==> flow/design.v (excerpt) <==
module abcd_output
(
	input clk,						 
	input rstn,
	input rx_pin_in,
	output ch_a_output, ch_b_output, ch_c_output, ch_d_output
);
Size in the first run: about 370 flip-flops, ~7 I/O pins.
make LEC_CHECK=0 ABC_AREA=0 CAP_MARGIN=20 CELL_PAD_IN_SITES_DETAIL_PLACEMENT=2 CORE_ASPECT_RATIO=0.64 CORE_MARGIN=6 CORE_UTILIZATION=38 GPL_ROUTABILITY_DRIVEN=0 PLACE_DENSITY_LB_ADDON=0.1 SETUP_SLACK_MARGIN=-2.0 SLEW_MARGIN=40 finish   # period 177.0 ns
run.sh (not shown) runs the stock make flow with config.mk's settings and CLKGATE_MAP_FILE=.
Next try:
- ABC_AREA: 0 -> not set
- CELL_PAD_IN_SITES_DETAIL_PLACEMENT: 2 -> not set
- CORE_ASPECT_RATIO: 0.64 -> not set
- CORE_MARGIN: 6 -> 2
- CORE_UTILIZATION: 38 -> 16
- GPL_ROUTABILITY_DRIVEN: 0 -> not set
- PLACE_DENSITY_LB_ADDON: 0.1 -> not set
- SETUP_SLACK_MARGIN: -2.0 -> not set
- SLEW_MARGIN: 40 -> 20
- clock period: 177.0 -> 167.0 ns (I/O delays scaled with it)
After rerunning: The changed run went through all stages and came out clean. Non-clock buffer count stays the same. Setup slack is worse by 2.7 ns. Cell area goes up by 5.7%. Sequential share of layout area goes down by 0.65 points. Cell count goes up by 29%. Die area goes up by about 130%.
Next try:
- ABC_AREA: not set -> 1
- CORE_UTILIZATION: 16 -> 70
- CTS_CLUSTER_DIAMETER: not set -> 205
- CTS_CLUSTER_SIZE: not set -> 43
- clock period: 167.0 -> 57.6 ns (I/O delays scaled with it)
Outcome: The new run ended with an error in global routing (5_1_grt); synthesized cell count climbs by 18%; area after synthesis increases by 2.9%; die size fell by 76%.

========
Starting RTL as in the previous note.
Design abcd_output, start of the top module:
module abcd_output
(
	input clk,						 
	input rstn,
	input rx_pin_in,
	output ch_a_output, ch_b_output, ch_c_output, ch_d_output
);
	wire [7:0] rx_data_out;			 
	wire rx_valid;					 
	wire [15:0] delay_set_a;		 
	wire [15:0] delay_set_b;
	wire [15:0] delay_set_c;
	wire [15:0] delay_set_d;		
	wire [15:0] duty_cycle;			 
	wire [15:0] sub_clk_feq;
	wire [15:0] sub_clk_scl;
	rx_module_demo u1				 
	(
		.CLK(clk),
		.RSTn(rstn),
		.RX_Pin_In(rx_pin_in),		 
		.RX_Data_Out(rx_data_out),	 
		.RX_Valid_Out(rx_valid)
	);
	data_pro u2						 
	(
		.clk(clk),
		.rstn(rstn),
		.data_in(rx_data_out),		 
		.data_valid(rx_valid),
		.delay_set_a(delay_set_a),	 
		.delay_set_b(delay_set_b),
		.delay_set_c(delay_set_c),
		.delay_set_d(delay_set_d),
		.duty_cycle(duty_cycle),	 
		.sub_clk_feq(sub_clk_feq),	 
		.sub_clk_scl(sub_clk_scl)	 
	);
	ch_output_module u_a
	(
		.clk(clk),
		.sub_clk_feq(sub_clk_feq),
		.sub_clk_scl(sub_clk_scl),
		.rstn(rstn),
  ...
Settings: LEC_CHECK=0, ABC_AREA=1, CAP_MARGIN=15, CORE_ASPECT_RATIO=0.71, CORE_MARGIN=2, CORE_UTILIZATION=70, CTS_CLUSTER_DIAMETER=216, MAX_ROUTING_LAYER=met4, SETUP_SLACK_MARGIN=-2.0, SLEW_MARGIN=25; clock period 58.0 ns.
The starting point produced a layout that fails on negative setup slack.
Edit:
Settings changed: CAP_MARGIN 15 to 20, CORE_ASPECT_RATIO 0.71 to not set, CTS_CLUSTER_DIAMETER 216 to not set, CTS_CLUSTER_SIZE set to 99, MAX_ROUTING_LAYER met4 to not set, SETUP_SLACK_MARGIN -2.0 to not set, SLEW_MARGIN 25 to 20.
Clock period 58.0 ns to 69.4 ns, I/O delays scaled along.
With this change the flow completed, yet does not pass: max-capacitance violations, max-slew violations.
Routed wire length goes down by a little under a tenth.
Utilization falls by 8.4 points.
Non-clock buffer count shrinks by 785.
Maximum frequency went down by roughly a tenth.
Count of clock-buffer cells in the layout went down by 2.
Setup slack improves by 5.3 ns.
Die area hardly moves.

========
abcd_output again, from the RTL that the note above started with.
make LEC_CHECK=0 ABC_AREA=1 CAP_MARGIN=5 CELL_PAD_IN_SITES_DETAIL_PLACEMENT=1 CELL_PAD_IN_SITES_GLOBAL_PLACEMENT=2 CORE_MARGIN=2 CORE_UTILIZATION=24 GPL_ROUTABILITY_DRIVEN=1 HOLD_SLACK_MARGIN=0.17 MAX_ROUTING_LAYER=met4 MIN_ROUTING_LAYER=met2 PLACE_DENSITY_LB_ADDON=0.12 SETUP_SLACK_MARGIN=5.0 SLEW_MARGIN=20 finish   # period 172.0 ns
Next try:
Settings changed: CELL_PAD_IN_SITES_DETAIL_PLACEMENT 1 to unset, CELL_PAD_IN_SITES_GLOBAL_PLACEMENT 2 to unset, CORE_UTILIZATION 24 to 70, CTS_CLUSTER_DIAMETER set to 205, CTS_CLUSTER_SIZE set to 99, GPL_ROUTABILITY_DRIVEN 1 to unset, HOLD_SLACK_MARGIN 0.17 to unset, MAX_ROUTING_LAYER met4 to unset, MIN_ROUTING_LAYER met2 to unset, PLACE_DENSITY_LB_ADDON 0.12 to unset, SETUP_SLACK_MARGIN 5.0 to unset.
Clock period 172.0 ns to 57.6 ns, I/O delays scaled along.
With this change the flow failed in 5_1_grt.
Die size is lower by 65%.
Area after synthesis stays the same.
Synthesized cell count is unchanged.

========
abcd_output again, from the RTL that the note above started with.
==> flow/config.mk <==
export PLATFORM = sky130hd
export DESIGN_NAME = abcd_output
export DESIGN_NICKNAME = abcd_output
export VERILOG_FILES = /design/flow/design.v
export SDC_FILE = /design/flow/constraint.sdc
export NUM_CORES = 4
export LEC_CHECK = 0
export ABC_AREA = 1
export CAP_MARGIN = 30
export CORE_ASPECT_RATIO = 0.77
export CORE_MARGIN = 2
export CORE_UTILIZATION = 70
export CTS_CLUSTER_DIAMETER = 75
export PLACE_DENSITY = 0.61
export SETUP_SLACK_MARGIN = -2.0
export SLEW_MARGIN = 25
==> flow/constraint.sdc <==
create_clock -name core_clock -period 70.8 [get_ports {clk}]
set_input_delay 14.1600 -clock core_clock [delete_from_list [all_inputs] [get_ports {clk}]]
set_output_delay 14.1600 -clock core_clock [all_outputs]
set_load 0.01 [all_outputs]
==> next run, changes <==
CAP_MARGIN = 20   (was 30)
CORE_ASPECT_RATIO = default   (was 0.77)
CTS_CLUSTER_DIAMETER = default   (was 75)
PLACE_DENSITY = default   (was 0.61)
SETUP_SLACK_MARGIN = default   (was -2.0)
SLEW_MARGIN = 20   (was 25)
clock period = 68.7 ns   (was 70.8 ns; I/O delays follow)
The new run completed and failed the layout checks on capacitance limit, slew limit.
Hold slack gets worse by 0.0075 ns.
Worst setup slack gets better by 1.5 ns.
Synthesized cell count does not change.
Area after synthesis does not change.
Non-clock buffer count rises by 128.
Cell count rises by about 0.7%.
Die size barely changes.
Cell area rises by about 2.5%.
Clock-buffer cell count rises by 1.
==> next run, changes <==
CORE_UTILIZATION = 72   (was 70)
clock period = 151.0 ns   (was 68.7 ns; I/O delays follow)
After rerunning: The changed run completed with no timing, DRC or antenna violations. Hold slack barely changes. Global-route usage rises by 2.0 points. Core utilization falls by 2.0 points. First-iteration DRC count rises by 9.7%. Die area falls by about 2.7%. Area after synthesis does not change.
==> next run, changes <==
CORE_UTILIZATION = 68   (was 72)
SETUP_SLACK_MARGIN = -1.13   (was default)
clock period = 68.1 ns   (was 151.0 ns; I/O delays follow)
What happened: Maximum frequency is higher by 31%. Design area is higher by 4.8%. Area after synthesis is unchanged. Worst setup slack loses 63 ns. Routed wire length is lower by 1.4%.
